== alpha ==
==> flow/design.v (excerpt) <==
module Topmodule(
    input wire Clk,
    input wire Data,
    input wire Reset,
    input wire En,
    output reg Out
    );
Settings: LEC_CHECK=0, CAP_MARGIN=0, CORE_ASPECT_RATIO=1.39, CORE_MARGIN=2, CORE_UTILIZATION=72, CTS_CLUSTER_DIAMETER=333, CTS_CLUSTER_SIZE=10, HOLD_SLACK_MARGIN=0.29, PLACE_DENSITY=0.39, SETUP_SLACK_MARGIN=0.46, SLEW_MARGIN=20, TNS_END_PERCENT=10; clock period 6.21 ns.
run.sh (not shown) runs the stock make flow with config.mk's settings and CLKGATE_MAP_FILE=.
The final report for alpha shows a completed flow and a layout that fails verification, specifically setup timing.
Inputs modified between alpha and delta:
- HOLD_SLACK_MARGIN no longer set, was 0.29
- CTS_CLUSTER_SIZE no longer set, was 10
- PLACE_DENSITY no longer set, was 0.39
- TNS_END_PERCENT no longer set, was 10
- CORE_UTILIZATION now 40, was 72
- CAP_MARGIN now 20, was 0
- CTS_CLUSTER_DIAMETER no longer set, was 333
- SETUP_SLACK_MARGIN no longer set, was 0.46
- CORE_ASPECT_RATIO no longer set, was 1.39
- the clock period (ns, I/O delays scaled along) now 11.2, was 6.21
Results
delta reached the end of the flow, and the finished layout is clean on the timing, design-rule and antenna checks. Between alpha and delta, the flow reports sum of met3 wire segment lengths after detailed routing decreasing by more than a quarter. delta vs alpha on final critical-path setup slack: delta is the higher one. Delta (delta minus alpha): transition time of the tightest slew-check pin has decreased, flop share of the area has decreased.

* * *

## JK
Starting RTL as in the previous note.
make LEC_CHECK=0 ABC_AREA=1 CAP_MARGIN=15 CELL_PAD_IN_SITES_GLOBAL_PLACEMENT=0 CORE_MARGIN=2 CORE_UTILIZATION=72 CTS_CLUSTER_DIAMETER=172 HOLD_SLACK_MARGIN=0.04 PLACE_DENSITY=0.63 SETUP_SLACK_MARGIN=-0.38 SLEW_MARGIN=20 finish   # period 6.7 ns
STATUS run=JK STAGES=ALL_DONE FINAL_CHECKS=FAILED CAUSE=setup timing
Input changes introduced in MS (baseline for comparison: JK):
Settings: CTS_CLUSTER_DIAMETER: 172 -> 278; PLACE_DENSITY: 0.63 -> unset; SETUP_SLACK_MARGIN: -0.38 -> 1.92; CELL_PAD_IN_SITES_GLOBAL_PLACEMENT: 0 -> unset; HOLD_SLACK_MARGIN: 0.04 -> unset; ABC_AREA: 1 -> unset; the clock period (ns, I/O delays scaled along): 6.7 -> 7.63.
==> results <==
Logic area, JK and MS: higher on MS. [compare] base=JK new=MS: part of the Yosys area used for sequential elements saw an increase; total power shows a reduction of about 15%; chip area from the yosys synthesis statistics now smaller; combinational gate count down 13%; tightest slew margin relative to the limit -4.5 points. No crash in MS: every stage finished, but the layout fails its final checks due to setup timing.
#### Input delta (AL over MS)
Settings: removing CTS_CLUSTER_DIAMETER (formerly 278); changing CAP_MARGIN from 15 to 20; setting ABC_AREA to 1 for the first time; changing CORE_UTILIZATION from 72 to 69; removing SETUP_SLACK_MARGIN (formerly 1.92); changing the clock period (ns, I/O delays scaled along) from 7.63 to 17.6.
Results
- To summarise MS: no stage aborted, but the layout did not pass its checks, failing on setup timing.
- AL: all stages complete, timing, DRC and antenna checks passed
- Multi-input logic cell count for AL: 14% up relative to MS
- Higher post-detailed-placement cell area was reported by AL, not MS.
- Comparing MS and AL, highest cell delay on the worst timing path is lower on MS.
- In the metrics for MS and AL, the one carrying the higher worst hold slack is MS.
- As far as later-pin clock latency in the skew report is concerned, MS and AL perform about the same.
- NOTE: routing usage on met1 in AL falls short of that of MS
Modified inputs, TR compared to AL
Settings: CORE_UTILIZATION now 72, was 69; the clock period (ns, I/O delays scaled along) now 10.2, was 17.6.
==> comparison <==
On number of cells in the design after placement, TR and AL are neck and neck. [compare] base=AL new=TR: cell count after synthesis neither gained nor lost much; part of the total power dissipated in combinational logic did not really move. Min core utilization of the finished layout across TR and AL: AL. On total area of sequential cells, TR and AL are basically level. AL has lower critical path depth than TR. NOTE: average wire per cell in the routed design in TR exceeds that of AL. On area of placed instances, TR and AL are basically level. In the floorplan summary, TR is listed with a die area less than that of AL.

* * *

Topmodule again, from the RTL that the note above started with.
==> flow/config.mk <==
export PLATFORM = sky130hd
export DESIGN_NAME = Topmodule
export DESIGN_NICKNAME = Topmodule
export VERILOG_FILES = /design/flow/design.v
export SDC_FILE = /design/flow/constraint.sdc
export NUM_CORES = 4
export LEC_CHECK = 0
export CAP_MARGIN = 40
export CELL_PAD_IN_SITES_GLOBAL_PLACEMENT = 2
export CORE_MARGIN = 2
export CORE_UTILIZATION = 37
export CTS_CLUSTER_DIAMETER = 172
export HOLD_SLACK_MARGIN = 0.04
export PLACE_DENSITY = 0.36
export SETUP_SLACK_MARGIN = -0.66
export SLEW_MARGIN = 20
==> flow/constraint.sdc <==
create_clock -name core_clock -period 8.33 [get_ports {Clk}]
set_input_delay 1.6660 -clock core_clock [delete_from_list [all_inputs] [get_ports {Clk}]]
set_output_delay 1.6660 -clock core_clock [all_outputs]
set_load 0.01 [all_outputs]
The starting point completed, yet does not pass: negative setup slack.
Then changed:
CAP_MARGIN = 20   (was 40)
CELL_PAD_IN_SITES_GLOBAL_PLACEMENT = unset   (was 2)
CORE_UTILIZATION = 40   (was 37)
CTS_CLUSTER_DIAMETER = unset   (was 172)
HOLD_SLACK_MARGIN = unset   (was 0.04)
PLACE_DENSITY = unset   (was 0.36)
SETUP_SLACK_MARGIN = 0.91   (was -0.66)
clock period = 11.2 ns   (was 8.33 ns; I/O delays follow)
Now the flow ran to the end with no violations.
Core utilization rose by 2.2 points.
Final cell count fell by a few percent.
Worst setup slack improves by 2400 ps.
Wire length fell by about a fifth.
Sequential cell count does not change.
Maximum frequency fell by a few percent.
Synthesized cell count stays the same.
Via count is about the same.
Sequential share of layout area rose by 0.86 points.
Clock skew fell by 9.5 ps.
Then changed:
CTS_CLUSTER_SIZE = 100   (was unset)
GPL_TIMING_DRIVEN = 0   (was unset)
MAX_ROUTING_LAYER = met4   (was unset)
PLACE_DENSITY_LB_ADDON = 0.11   (was unset)
SETUP_SLACK_MARGIN = 1.86   (was 0.91)
SLEW_MARGIN = 30   (was 20)
TNS_END_PERCENT = 65   (was unset)
clock period = 11.4 ns   (was 11.2 ns; I/O delays follow)
=>
- worst setup slack is better by 280 ps
- total power hardly moves
- synthesized area is unchanged
- global-route usage rises by 5.1 points
- design area rises by 2.9%
- clock skew rises by 11 ps
- core utilization rises by 1.3 points
Then changed:
CTS_CLUSTER_SIZE = unset   (was 100)
GPL_TIMING_DRIVEN = unset   (was 0)
MAX_ROUTING_LAYER = unset   (was met4)
PLACE_DENSITY_LB_ADDON = unset   (was 0.11)
SETUP_SLACK_MARGIN = unset   (was 1.86)
SLEW_MARGIN = 20   (was 30)
TNS_END_PERCENT = unset   (was 65)
clock period = 12.0 ns   (was 11.4 ns; I/O delays follow)
Clock skew is lower by 13 ps.
Routed wire length is lower by about a fifth.
Utilization is lower by 1.4 points.
Global-route usage is lower by 5.2 points.
First-iteration DRC count is lower by about a fifth.
Hold slack is about the same.
Synthesized area stays the same.
Synthesized cell count is unchanged.

* * *

Starting RTL as in the previous note.
make LEC_CHECK=0 CAP_MARGIN=10 CELL_PAD_IN_SITES_GLOBAL_PLACEMENT=0 CORE_MARGIN=2 CORE_UTILIZATION=72 CTS_CLUSTER_DIAMETER=379 CTS_CLUSTER_SIZE=17 HOLD_SLACK_MARGIN=0.04 PLACE_DENSITY=0.35 SETUP_SLACK_MARGIN=2.42 SLEW_MARGIN=20 finish   # period 8.33 ns
The baseline finished but fails on setup timing.
Then changed:
- CAP_MARGIN: 10 -> 40
- CELL_PAD_IN_SITES_GLOBAL_PLACEMENT: 0 -> 2
- CORE_UTILIZATION: 72 -> 37
- CTS_CLUSTER_DIAMETER: 379 -> 172
- CTS_CLUSTER_SIZE: 17 -> default
- HOLD_SLACK_MARGIN: 0.04 -> -0.07
- PLACE_DENSITY: 0.35 -> 0.36
- SETUP_SLACK_MARGIN: 2.42 -> 2.09
- SLEW_MARGIN: 20 -> 15
The changed run completed, yet does not pass: setup timing; non-clock buffer count came out higher by 57; routed wire length came out higher by 23%; via count came out lower by 3.1%; die area came out higher by 93%; first-iteration DRC count came out lower by 37%; global-route usage came out lower by 12 points; total power came out higher by 30%.
Then changed:
- CELL_PAD_IN_SITES_GLOBAL_PLACEMENT: 2 -> 0
- CORE_UTILIZATION: 37 -> 70
- HOLD_SLACK_MARGIN: -0.07 -> 0.04
- SETUP_SLACK_MARGIN: 2.09 -> -0.78
- SLEW_MARGIN: 15 -> 20
Effect:
- The changed run finished but failed the layout checks on setup timing
- register-to-register slack degrades by 0.14 ns
- worst setup slack degrades by 0.14 ns
- synthesized area does not change
- wire length drops by 16%
- non-clock buffer count falls by 17
- sequential cell count does not change
- die area falls by 47%
Then changed:
- CAP_MARGIN: 40 -> 20
- CELL_PAD_IN_SITES_GLOBAL_PLACEMENT: 0 -> default
- CORE_UTILIZATION: 70 -> 17
- CTS_CLUSTER_DIAMETER: 172 -> default
- HOLD_SLACK_MARGIN: 0.04 -> default
- PLACE_DENSITY: 0.36 -> default
- SETUP_SLACK_MARGIN: -0.78 -> default
- clock period: 8.33 -> 11.2 ns (I/O delays scaled with it)
Result: The changed run went through all stages and came out clean; first-iteration DRC count goes down by about 30%; core utilization shrinks by 58 points; register-to-register slack improves by 1.9 ns; total power drops by 21%; flip-flop count stays the same; sequential share of layout area is lower by 1.4 points; final cell count rises by 39%; routed wire length rises by 0.76%.
Then changed:
- CORE_UTILIZATION: 17 -> 40
- CTS_CLUSTER_SIZE: default -> 100
- GPL_TIMING_DRIVEN: default -> 0
- MAX_ROUTING_LAYER: default -> met4
- PLACE_DENSITY_LB_ADDON: default -> 0.08
- SETUP_SLACK_MARGIN: default -> 1.5
- TNS_END_PERCENT: default -> 65
- clock period: 11.2 -> 11.4 ns (I/O delays scaled with it)
Sequential power fell by about 2%.
Setup slack gains 1.0 ns.
Clock skew drops by 0.033 ns.

* * *

Topmodule again, from the RTL that the note above started with.
## Topmodule
module Topmodule(
    input wire Clk,
    input wire Data,
    input wire Reset,
    input wire En,
    output reg Out
    );
Settings: LEC_CHECK=0, ABC_AREA=1, CAP_MARGIN=5, CORE_MARGIN=2, CORE_UTILIZATION=71, CTS_CLUSTER_DIAMETER=220, CTS_CLUSTER_SIZE=17, MAX_ROUTING_LAYER=met4, SETUP_SLACK_MARGIN=1.88, SLEW_MARGIN=20; clock period 9.68 ns.
Rerun with:
CAP_MARGIN = 0   (was 5)
CORE_UTILIZATION = 72   (was 71)
CTS_CLUSTER_DIAMETER = unset   (was 220)
CTS_CLUSTER_SIZE = 16   (was 17)
MAX_ROUTING_LAYER = unset   (was met4)
PLACE_DENSITY = 0.43   (was unset)
SETUP_SLACK_MARGIN = 1.65   (was 1.88)
clock period = 6.21 ns   (was 9.68 ns; I/O delays follow)
=> The new run finished but failed the layout checks on negative setup slack. Wire length is higher by 5.3%. Via count is higher by 3.7%. Sequential cell count stays the same. First-iteration DRC count is higher by 4.6%. Worst hold slack hardly moves. Register-to-register slack got worse by 3.6 ns. Power is higher by 92%. Final area is higher by 5.7%.
Rerun with:
CAP_MARGIN = 20   (was 0)
CORE_UTILIZATION = 69   (was 72)
CTS_CLUSTER_DIAMETER = 394   (was unset)
CTS_CLUSTER_SIZE = unset   (was 16)
PLACE_DENSITY = unset   (was 0.43)
SETUP_SLACK_MARGIN = unset   (was 1.65)
clock period = 8.68 ns   (was 6.21 ns; I/O delays follow)
After rerunning: The changed run reached the layout checks and failed them: negative setup slack; clock skew hardly moves; die area rises by about 4.3%; via count is lower by 3.2%; global-route usage falls by 2.0 points.

* * *

Setup of build 49:
Topmodule again, from the RTL that the note above started with.
// Topmodule
module Topmodule(
    input wire Clk,
    input wire Data,
    input wire Reset,
    input wire En,
    output reg Out
    );
clock: 8.12 ns
lec_check: 0
cap_margin: 15
cell_pad_in_sites_global_placement: 0
core_aspect_ratio: 0.92
core_margin: 2
core_utilization: 72
cts_cluster_diameter: 172
hold_slack_margin: -0.08
place_density: 0.63
setup_slack_margin: 2.08
slew_margin: 20
Completing all stages was not enough for build 49: its layout failed the final checks because of setup timing.
Setup changes, build 49 to build 6
- SETUP_SLACK_MARGIN changed from 2.08 to -0.6
- CORE_UTILIZATION changed from 72 to 70
- HOLD_SLACK_MARGIN changed from -0.08 to 0.04
- CAP_MARGIN changed from 15 to 40
- PLACE_DENSITY changed from 0.63 to 0.36
- CORE_ASPECT_RATIO removed (was 0.92)
- the clock period (ns, I/O delays scaled along) changed from 8.12 to 8.33
==> results <==
Across build 49 and build 6, no clean finish was achieved. Every stage of build 49 finished as expected; the final checks, on the other hand, flagged setup timing, which means the layout fails. The setup slack of build 6 is larger than that of build 49. | count of clock buffers in the final design | build 6 vs build 49 | 10 higher |. Max initial core utilization across build 49 and build 6: build 49. Min clock skew after layout across build 49 and build 6: build 49.
--- input diff build 6..build 64 ---
- CELL_PAD_IN_SITES_GLOBAL_PLACEMENT changed from 0 to 2
- PLACE_DENSITY removed (was 0.36)
- PLACE_DENSITY_LB_ADDON newly set to 0.27
- SETUP_SLACK_MARGIN changed from -0.6 to 2.23
Findings:
FAIL build 64 @ global placement without I/O (3_1_place_gp_skip_io): tool exited with error. On count of library flops with an enable pin, build 6 and build 64 are neck and neck. Area after synthesis delta (build 6 -> build 64): insignificant. Per the comparison of build 64 with build 6, core area saw little to no change; chip area in the Yosys report was more or less identical.
[inputs] build 31 vs build 64
- CELL_PAD_IN_SITES_GLOBAL_PLACEMENT now 0, was 2
- SETUP_SLACK_MARGIN now 2.17, was 2.23
- PLACE_DENSITY_LB_ADDON no longer set, was 0.27
- PLACE_DENSITY now 0.36, previously not set
==> results <==
Build 31 completed end to end; final checks failed (setup timing). Diff build 31..build 64 | total die size | unchanged. Synthesized area of build 31 is on par with build 64. Reported for build 31 and build 64, async set-reset flop share out of synthesis turned out identical to the last digit. Fraction of synthesized cell area in xor and xnor cells essentially unchanged between build 64 and build 31. Re number of distinct library cell variants in the gate-level netlist after synthesis: no difference whatsoever between build 31 and build 64. Build 31 vs. build 64: adder-cell area share of the yosys netlist about even, pre-placement core utilization about even, number of cell rows about even, synthesized cell count about even. From build 31 to build 64, post-synthesis chip area from yosys did not move at all.

* * *

Topmodule again, from the RTL that the note above started with.
make LEC_CHECK=0 CAP_MARGIN=15 CELL_PAD_IN_SITES_GLOBAL_PLACEMENT=0 CORE_MARGIN=2 CORE_UTILIZATION=72 CTS_CLUSTER_DIAMETER=348 HOLD_SLACK_MARGIN=0.29 PLACE_DENSITY=0.63 SETUP_SLACK_MARGIN=0.42 SLEW_MARGIN=20 TNS_END_PERCENT=10 finish   # period 8.12 ns
The starting point completed and failed the layout checks on negative setup slack.
Next try:
Settings changed: ABC_AREA set to 1, CAP_MARGIN 15 to 20, CELL_PAD_IN_SITES_GLOBAL_PLACEMENT 0 to unset, CTS_CLUSTER_DIAMETER 348 to unset, CTS_CLUSTER_SIZE set to 97, HOLD_SLACK_MARGIN 0.29 to unset, PLACE_DENSITY 0.63 to 0.43, SETUP_SLACK_MARGIN 0.42 to unset, TNS_END_PERCENT 10 to unset.
Clock period 8.12 ns to 6.21 ns, I/O delays scaled along.
The new run completed and failed the layout checks on negative setup slack.
Via count came out higher by 14%.
Critical path depth goes up by 12.
Area after synthesis grows by 3.0%.
Worst setup slack is worse by 1.7 ns.
Sequential share of layout area falls by 0.99 points.
Sequential cell count does not change.
Die area came out higher by 2.9%.
Routed wire length grows by 7.9%.
Sequential power grows by 31%.
Clock-buffer cell count shrinks by 11.
Total power is higher by 33%.
Next try:
Settings changed: CORE_ASPECT_RATIO set to 0.7, CTS_CLUSTER_DIAMETER set to 371, CTS_CLUSTER_SIZE 97 to 10, PLACE_DENSITY 0.43 to 0.4, SETUP_SLACK_MARGIN set to 3.49, TNS_END_PERCENT set to 5.
Clock period 6.21 ns to 11.6 ns, I/O delays scaled along.
Effect: This time the run finished clean; via count climbs by 0.63%; synthesized cell count is unchanged; cell area drops by 1.9%; wire length climbs by 0.80%; clock skew barely changes; critical path depth climbs by 5; worst hold slack stays flat; final cell count drops by 1.3%.
Next try:
Settings changed: ABC_AREA 1 to unset, CAP_MARGIN 20 to 15, CORE_ASPECT_RATIO 0.7 to unset, CORE_UTILIZATION 72 to 70, CTS_CLUSTER_DIAMETER 371 to unset, CTS_CLUSTER_SIZE 10 to unset, PLACE_DENSITY 0.4 to unset, SETUP_SLACK_MARGIN 3.49 to 1.92, TNS_END_PERCENT 5 to unset.
Clock period 11.6 ns to 7.74 ns, I/O delays scaled along.
Result: The changed run produced a layout that fails on negative setup slack; global-route usage went down by 2.7 points; count of clock-buffer cells in the layout went up by 29; core utilization fell by 0.88 points; first-iteration DRC count goes down by 39%; clock power is higher by 78%; setup slack got worse by 3.8 ns; non-clock buffer count climbs by 65; register-to-register slack loses 3.8 ns.
Power figures rest on the tool's default switching activity, not on a simulated workload.
